run 1:
==> flow/design.v (excerpt) <==
module SP_wocg(
	clk,
	rst_n,
	in_valid,
	in_data,
	in_mode,
	out_valid,
	out_data
);
input clk, rst_n, in_valid;
input [2:0] in_mode;
input [8:0] in_data;
output reg out_valid;
output reg [8:0] out_data;
genvar idx;
integer i;
localparam IDLE = 4'b0000;
localparam INV  = 4'b0001;
localparam MUL  = 4'b0010;
localparam SORT = 4'b0100;
localparam SUM  = 4'b1000;
reg [3:0] cur_state,next_state;
reg [4:0] cnt;
reg [2:0] cnt_data;
reg [8:0] data_temp;
reg [10:0] data_sum [0:5]; 
reg [2:0] mode_r;
wire idle_state = cur_state == IDLE;
wire inv_in_valid  = cur_state[0] && cnt < 6;
wire mul_in_valid  = cur_state[1] && cnt < 6;
wire sort_in_valid = cur_state[2] && cnt < 6;
wire sum_in_valid  = cur_state[3] && cnt < 6;
wire inv_out_valid,mul_out_valid,sort_out_valid;
wire [8:0] inv_out_data,mul_out_data,sort_out_data;
wire [8:0] sum_mod_out_w;   
wire inv_done  = cur_state[0] && cnt == 'd18;
wire mul_done  = cur_state[1] && cnt == 'd12;
wire sort_done = cur_state[2] && cnt == 'd11;
reg  sum_done ;
wire mode0_cnt_flag = cur_state[3] && mode_r == 'd0 && cnt == 'd5;
  ...
For scale: ~8400 cells after synthesis, about 520 flip-flops, about 25 I/O pins, ~60000 um2 of cells after synthesis.
make LEC_CHECK=0 ABC_AREA=1 CAP_MARGIN=10 CELL_PAD_IN_SITES_GLOBAL_PLACEMENT=0 CORE_MARGIN=2 CORE_UTILIZATION=72 CTS_CLUSTER_DIAMETER=188 CTS_CLUSTER_SIZE=37 HOLD_SLACK_MARGIN=0.3 PLACE_DENSITY=0.35 SETUP_SLACK_MARGIN=0.6 SLEW_MARGIN=20 SYNTH_MEMORY_MAX_BITS=16384 finish   # period 5.07 ns
run.sh (not shown) runs the stock make flow with config.mk's settings and CLKGATE_MAP_FILE=.
FAIL run 1 @ global routing (5_1_grt): tool exited with error
Modified inputs, run 2 compared to run 1
- a change of CAP_MARGIN from 10 to 20
- a deleted ABC_AREA that had been 1
- a deleted CELL_PAD_IN_SITES_GLOBAL_PLACEMENT that had been 0
- a deleted HOLD_SLACK_MARGIN that had been 0.3
- a change of PLACE_DENSITY from 0.35 to 0.4
- an added TNS_END_PERCENT of 5
- a deleted CTS_CLUSTER_SIZE that had been 37
- a deleted SETUP_SLACK_MARGIN that had been 0.6
- a deleted CTS_CLUSTER_DIAMETER that had been 188
- a change of the clock period (ns, I/O delays scaled along) from 5.07 to 5.17
--- outcome ---
Synthesized area: run 2 lower than run 1. global routing (5_1_grt): run 2 exited with error. Run 1: aborted in global routing (5_1_grt) (tool error). Diff run 1 -> run 2: pre-CTS worst setup slack shows a reduction of 0.16 ns; site row count closely matched the old numbers; number of placed instances with taps included dropped 1114. Relative to run 1, TritonCTS buffer count increased by 42 in run 2.
Input-level comparison between run 3 and run 2:
- TNS_END_PERCENT removed (was 5)
- CORE_UTILIZATION changed from 72 to 70
- PLACE_DENSITY removed (was 0.4)
- the clock period (ns, I/O delays scaled along) changed from 5.17 to 6.3
Findings:
Run 3 was carried through to the last stage, and its layout satisfied the timing, DRC and antenna checks. Run 2 failed in global routing (5_1_grt) with GRT-0116. Compared with run 2, in run 3 die span in y went up about 1.4%; core footprint grew by 3.4%. | detailed placement HPWL | run 3 vs run 2 | about 17% lower |. In the tables for run 3 and run 2, horizontal die dimension reads higher with run 3.
For run 4, these inputs were changed with respect to run 3:
- ABC_AREA newly set to 1
- CTS_CLUSTER_SIZE newly set to 72
- the clock period (ns, I/O delays scaled along) changed from 6.3 to 5.29
[summary]
For run 4, the flow was terminated by a tool error in global routing (5_1_grt) and produced no final design. On instance count after placement with tap cells included: between run 4 and run 3, it ends up lower for run 3. On simple-gate area share of the yosys netlist: run 4 sits above run 3. Total cell area reported by yosys after synthesis of run 4 exceeds that of run 3 slightly. Per the comparison of run 4 with run 3, number of standard-cell rows in the floorplan has remained practically unchanged, quantity of gates resized following cts saw an increase, net count after synthesis climbed 1583, number of standard cells after synthesis higher. Changes observed in run 4 relative to run 3: cell area after synthesis grew by 340 um2; floorplan core area saw an increase; count of boundary I/O pins barely changed.
Setup changes, run 4 to run 5
- a deleted ABC_AREA that had been 1
- a change of CORE_UTILIZATION from 70 to 40
- a deleted CTS_CLUSTER_SIZE that had been 72
- a change of the clock period (ns, I/O delays scaled along) from 5.29 to 8.0
Results
The flow did not stop early for run 5: all stages ran, and the layout cleared the timing, DRC and antenna checks. Per the comparison of run 5 with run 4, synthesized-area fraction occupied by xor and xnor cells shows no meaningful change, synthesized netlist net count dropped 1583, synthesized cell count went down about 19%, synthesized area lower. Die area | run 5 > run 4. Compared with run 4, run 5 shows a fraction of the mapped netlist area in simple logic gates that is 8.6 points lower.
Input changes introduced in run 6 (baseline for comparison: run 5):
- MAX_ROUTING_LAYER newly set to met4
- CORE_UTILIZATION changed from 40 to 70
- the clock period (ns, I/O delays scaled along) changed from 8.0 to 5.23
Results
- Run 6: it failed during global routing (5_1_grt), and the tool reported GRT-0116.
- Die area for run 6 is lower than for run 5.
- Run 6 — HPWL after detailed placement about 11% higher, run 5 as reference
- Diff run 5..run 6 | post-synth area from yosys stat | unchanged

========
## red
Starting RTL as in the previous note.
export LEC_CHECK = 0
export CAP_MARGIN = 10
export CELL_PAD_IN_SITES_GLOBAL_PLACEMENT = 1
export CORE_MARGIN = 2
export CORE_UTILIZATION = 70
export CTS_CLUSTER_SIZE = 35
export PLACE_DENSITY = 0.64
export SETUP_SLACK_MARGIN = 0.97
export SLEW_MARGIN = 20
export SYNTH_MEMORY_MAX_BITS = 16384
create_clock -name core_clock -period 6.64 [get_ports {clk}]
FAIL red @ 3_1_place_gp_skip_io: tool exited with error
[inputs] blue vs red
Settings: CORE_UTILIZATION now 72, was 70; CELL_PAD_IN_SITES_GLOBAL_PLACEMENT now 0, was 1; PLACE_DENSITY now 0.35, was 0.64; CTS_CLUSTER_SIZE no longer set, was 35.
--- outcome ---
- Between red and blue, total die area is lower for blue, red comes in above that.
- Taking red as the reference, in blue die height went down by 4.1 µm, multiplexer area fraction after synthesis barely changed.
- Status(blue) = ERROR, stage = 5_1_grt

========
== v24 ==
Starting RTL as in the previous note.
==> flow/design.v (excerpt) <==
module SP_wocg(
	clk,
	rst_n,
	in_valid,
	in_data,
	in_mode,
	out_valid,
	out_data
);
input clk, rst_n, in_valid;
input [2:0] in_mode;
input [8:0] in_data;
output reg out_valid;
output reg [8:0] out_data;
genvar idx;
integer i;
localparam IDLE = 4'b0000;
localparam INV  = 4'b0001;
localparam MUL  = 4'b0010;
localparam SORT = 4'b0100;
localparam SUM  = 4'b1000;
reg [3:0] cur_state,next_state;
reg [4:0] cnt;
reg [2:0] cnt_data;
reg [8:0] data_temp;
reg [10:0] data_sum [0:5]; 
reg [2:0] mode_r;
wire idle_state = cur_state == IDLE;
wire inv_in_valid  = cur_state[0] && cnt < 6;
wire mul_in_valid  = cur_state[1] && cnt < 6;
wire sort_in_valid = cur_state[2] && cnt < 6;
wire sum_in_valid  = cur_state[3] && cnt < 6;
wire inv_out_valid,mul_out_valid,sort_out_valid;
wire [8:0] inv_out_data,mul_out_data,sort_out_data;
wire [8:0] sum_mod_out_w;   
wire inv_done  = cur_state[0] && cnt == 'd18;
wire mul_done  = cur_state[1] && cnt == 'd12;
wire sort_done = cur_state[2] && cnt == 'd11;
reg  sum_done ;
wire mode0_cnt_flag = cur_state[3] && mode_r == 'd0 && cnt == 'd5;
always @(posedge clk or negedge rst_n) begin
	if (!rst_n) begin
		cur_state <= IDLE;
	end
	else begin
		cur_state <= next_state;
	end
end
always @(*) begin
	case(cur_state)
		IDLE : next_state = in_valid  ? in_mode[0] ? INV : in_mode[1] ? MUL : in_mode[2] ? SORT : SUM : IDLE;
		INV  : next_state = inv_done  ? mode_r[1] ? MUL : mode_r[2] ? SORT : SUM : INV;
		MUL  : next_state = mul_done  ? mode_r[2] ? SORT : SUM : MUL;
		SORT : next_state = sort_done ? SUM : SORT;
		SUM  : next_state = sum_done  ? IDLE : SUM;
		default : next_state = IDLE;
	endcase
end
always @(*) begin 
	if(cur_state[3]) begin
		if(mode_r == 'd0) sum_done = cnt == 'd12;
		else sum_done = cnt == 'd7;
	end
	else sum_done = 0;
end
always @(posedge clk or negedge rst_n) begin
	if (!rst_n) begin
		cnt <= 'd0;
	end
	else begin
		if(idle_state) cnt <= 'd0;
		else if(inv_done | mul_done | sort_done) cnt <= 'd0;
		else cnt <= cnt + 'd1;
	end
end
always @(posedge clk or negedge rst_n) begin
	if (!rst_n) begin
		cnt_data <= 'd0;
	end
	else begin
		if(inv_in_valid)  cnt_data <= cnt_data + 'd1;
		else if(mul_in_valid)  cnt_data <= cnt_data + 'd1;
		else if(sort_in_valid) cnt_data <= cnt_data + 'd1;
  ...
clock: 2.68 ns
lec_check: 0
abc_area: 1
cap_margin: 20
core_aspect_ratio: 1.47
core_margin: 2
core_utilization: 72
cts_cluster_diameter: 225
cts_cluster_size: 10
place_density: 0.39
setup_slack_margin: 0.8
slew_margin: 20
synth_memory_max_bits: 16384
v24 never completed; the flow aborted with a tool error in 4_1_cts.
## Diff of input files: v22 against v24
- a change of CORE_UTILIZATION from 72 to 11
- a deleted CORE_ASPECT_RATIO that had been 1.47
- a deleted PLACE_DENSITY that had been 0.39
- a deleted CTS_CLUSTER_DIAMETER that had been 225
- a deleted SETUP_SLACK_MARGIN that had been 0.8
- a deleted ABC_AREA that had been 1
- a deleted CTS_CLUSTER_SIZE that had been 10
- a change of the clock period (ns, I/O delays scaled along) from 2.68 to 9.77
## What came out
- v22: full flow OK, the timing, DRC and antenna checks passed
- HPWL after detailed placement: higher on v24
- Synthesized net count (lower): v22
- Taking v24 as the reference, in v22 synthesized area per cell now sits higher; adder-cell area share of the yosys netlist saw little to no change; netlist area before placement decreased 340 um^2; number of distinct library cells after synthesis climbed 77%.

========
## v49
SP_wocg again, from the RTL that the note above started with.
Settings: LEC_CHECK=0, CAP_MARGIN=10, CELL_PAD_IN_SITES_GLOBAL_PLACEMENT=1, CORE_MARGIN=2, CORE_UTILIZATION=70, CTS_CLUSTER_SIZE=36, PLACE_DENSITY=0.64, SETUP_SLACK_MARGIN=0.97, SLEW_MARGIN=20, SYNTH_MEMORY_MAX_BITS=16384; clock period 6.64 ns.
For v49, the flow was terminated by a tool error in global placement without I/O (3_1_place_gp_skip_io) and produced no final design.
The following lists how v28 was set up differently from v49:
diff --git a/flow/config.mk b/flow/config.mk
--- a/flow/config.mk
+++ b/flow/config.mk
@@ -7,8 +7,7 @@
 export LEC_CHECK = 0
 export CAP_MARGIN = 10
-export CELL_PAD_IN_SITES_GLOBAL_PLACEMENT = 1
+export CELL_PAD_IN_SITES_GLOBAL_PLACEMENT = 0
 export CORE_MARGIN = 2
 export CORE_UTILIZATION = 70
-export CTS_CLUSTER_SIZE = 36
 export PLACE_DENSITY = 0.64
 export SETUP_SLACK_MARGIN = 0.97
### Flow results
v28 finished every step from synthesis to the final layout, and the layout passed the timing, DRC and antenna checks. Re cell count listed in synth_stat.txt: no difference whatsoever between v49 and v28. Sequential area share after synthesis came out exactly the same in v28 and v49. v28 against v49: average cell area after synthesis was more or less identical; area fraction in full adders, half adders and majority gates was more or less identical; synthesized cell count was more or less identical; area of the synthesized netlist per yosys stat was more or less identical. Basic-gate share of the synthesized area counting and, or, nand and nor cells: v28 vs v49 identical. Re y dimension of the die: no difference whatsoever between v28 and v49. v49 and v28 ended up with roughly the same die area.
What v16 does differently from v28 at the input level:
diff --git a/flow/config.mk b/flow/config.mk
--- a/flow/config.mk
+++ b/flow/config.mk
@@ -7,8 +7,9 @@
 export LEC_CHECK = 0
 export CAP_MARGIN = 10
-export CELL_PAD_IN_SITES_GLOBAL_PLACEMENT = 0
+export CELL_PAD_IN_SITES_GLOBAL_PLACEMENT = 1
 export CORE_MARGIN = 2
 export CORE_UTILIZATION = 70
-export PLACE_DENSITY = 0.64
+export CTS_CLUSTER_SIZE = 34
+export PLACE_DENSITY = 0.95
 export SETUP_SLACK_MARGIN = 0.97
 export SLEW_MARGIN = 20
--- outcome ---
v16 never completed; the flow aborted with a tool error in global placement without I/O (3_1_place_gp_skip_io).
Post-synth tally of flip-flops with integrated enable of v28 is on par with v16.
Diff v28 -> v16: instance count of the mapped netlist held steady; share of flip-flops with an asynchronous set or reset after synthesis held steady.
As far as post-synthesis share of cell area spent on and, or, nand and nor gates goes, v16 and v28 are indistinguishable; the numbers are identical.
Modified inputs, v17 compared to v16
diff --git a/flow/config.mk b/flow/config.mk
--- a/flow/config.mk
+++ b/flow/config.mk
@@ -7,9 +7,11 @@
 export LEC_CHECK = 0
 export CAP_MARGIN = 10
-export CELL_PAD_IN_SITES_GLOBAL_PLACEMENT = 1
+export CELL_PAD_IN_SITES_DETAIL_PLACEMENT = 1
+export CELL_PAD_IN_SITES_GLOBAL_PLACEMENT = 0
+export CORE_ASPECT_RATIO = 0.66
 export CORE_MARGIN = 2
-export CORE_UTILIZATION = 70
-export CTS_CLUSTER_SIZE = 34
-export PLACE_DENSITY = 0.95
+export CORE_UTILIZATION = 63
+export MAX_ROUTING_LAYER = met4
+export PLACE_DENSITY_LB_ADDON = 0.04
 export SETUP_SLACK_MARGIN = 0.97
 export SLEW_MARGIN = 20
## What came out
Run status, v17: aborted in clock tree synthesis (4_1_cts), error DPL-0033. As far as share of cell area taken by muxes after synthesis goes, v16 and v17 are indistinguishable; the numbers are identical. v16 → v17: number of nets at floorplan shows no meaningful change, async set-reset flop share out of synthesis shows no meaningful change, core region area shows an increase of 8800 um^2. Summary of v17 over v16: die area went up; starting density of the core went down.

========
Starting RTL as in the previous note.
Design SP_wocg, start of the top module:
module SP_wocg(
	clk,
	rst_n,
	in_valid,
	in_data,
	in_mode,
	out_valid,
	out_data
);
clock: 5.19 ns
lec_check: 0
abc_area: 1
cap_margin: 40
cell_pad_in_sites_global_placement: 0
core_margin: 2
core_utilization: 70
max_routing_layer: met4
place_density: 0.64
setup_slack_margin: -0.42
slew_margin: 20
synth_memory_max_bits: 16384
The starting point failed in 5_1_grt.
==> next run, changes <==
Settings changed: ABC_AREA 1 to default, CAP_MARGIN 40 to 20, CELL_PAD_IN_SITES_GLOBAL_PLACEMENT 0 to default, CORE_UTILIZATION 70 to 69, MAX_ROUTING_LAYER met4 to default, PLACE_DENSITY 0.64 to default, SETUP_SLACK_MARGIN -0.42 to default.
Clock period 5.19 ns to 7.58 ns, I/O delays scaled along.
What happened:
- The changed run completed with no timing, DRC or antenna violations
- die size rose by 0.87%
- synthesized area fell by 0.56%
- synthesized cell count fell by about 19%
==> next run, changes <==
Settings changed: CTS_CLUSTER_DIAMETER from default to 33, CTS_CLUSTER_SIZE from default to 29, SETUP_SLACK_MARGIN from default to 0.95.
Clock period 7.58 ns to 3.22 ns, I/O delays scaled along.
=> With this change the flow never finished: it broke off in 5_1_grt on GRT-0116; area after synthesis is unchanged; die area does not change; synthesized cell count stays the same.
==> next run, changes <==
Settings changed: CORE_UTILIZATION 69 to 40, CTS_CLUSTER_DIAMETER 33 to default, CTS_CLUSTER_SIZE 29 to default, SETUP_SLACK_MARGIN 0.95 to default.
Clock period 3.22 ns to 13.5 ns, I/O delays scaled along.
What happened: With this change the flow finished clean; synthesized area stays the same; die size goes up by 71%; synthesized cell count is unchanged.

========
SP_wocg again, from the RTL that the note above started with.
Settings: LEC_CHECK=0, ABC_AREA=0, CAP_MARGIN=20, CORE_ASPECT_RATIO=0.91, CORE_MARGIN=2, CORE_UTILIZATION=72, CTS_CLUSTER_DIAMETER=400, CTS_CLUSTER_SIZE=98, SETUP_SLACK_MARGIN=-0.4, SLEW_MARGIN=20, SYNTH_MEMORY_MAX_BITS=16384; clock period 4.79 ns.
The starting point aborted during global routing (GRT-0116).
Then changed:
ABC_AREA = unset   (was 0)
CORE_ASPECT_RATIO = unset   (was 0.91)
CTS_CLUSTER_DIAMETER = 33   (was 400)
CTS_CLUSTER_SIZE = unset   (was 98)
PLACE_DENSITY = 0.95   (was unset)
SETUP_SLACK_MARGIN = unset   (was -0.4)
clock period = 3.22 ns   (was 4.79 ns; I/O delays follow)
After rerunning:
- The changed run failed in clock tree synthesis (DPL-0038)
- die area hardly moves
- area after synthesis does not change
- synthesized cell count stays the same
Then changed:
CTS_CLUSTER_DIAMETER = unset   (was 33)
PLACE_DENSITY = unset   (was 0.95)
clock period = 6.72 ns   (was 3.22 ns; I/O delays follow)
The changed run went through all stages and came out clean.
Synthesized area does not change.
Synthesized cell count does not change.
Die area is unchanged.
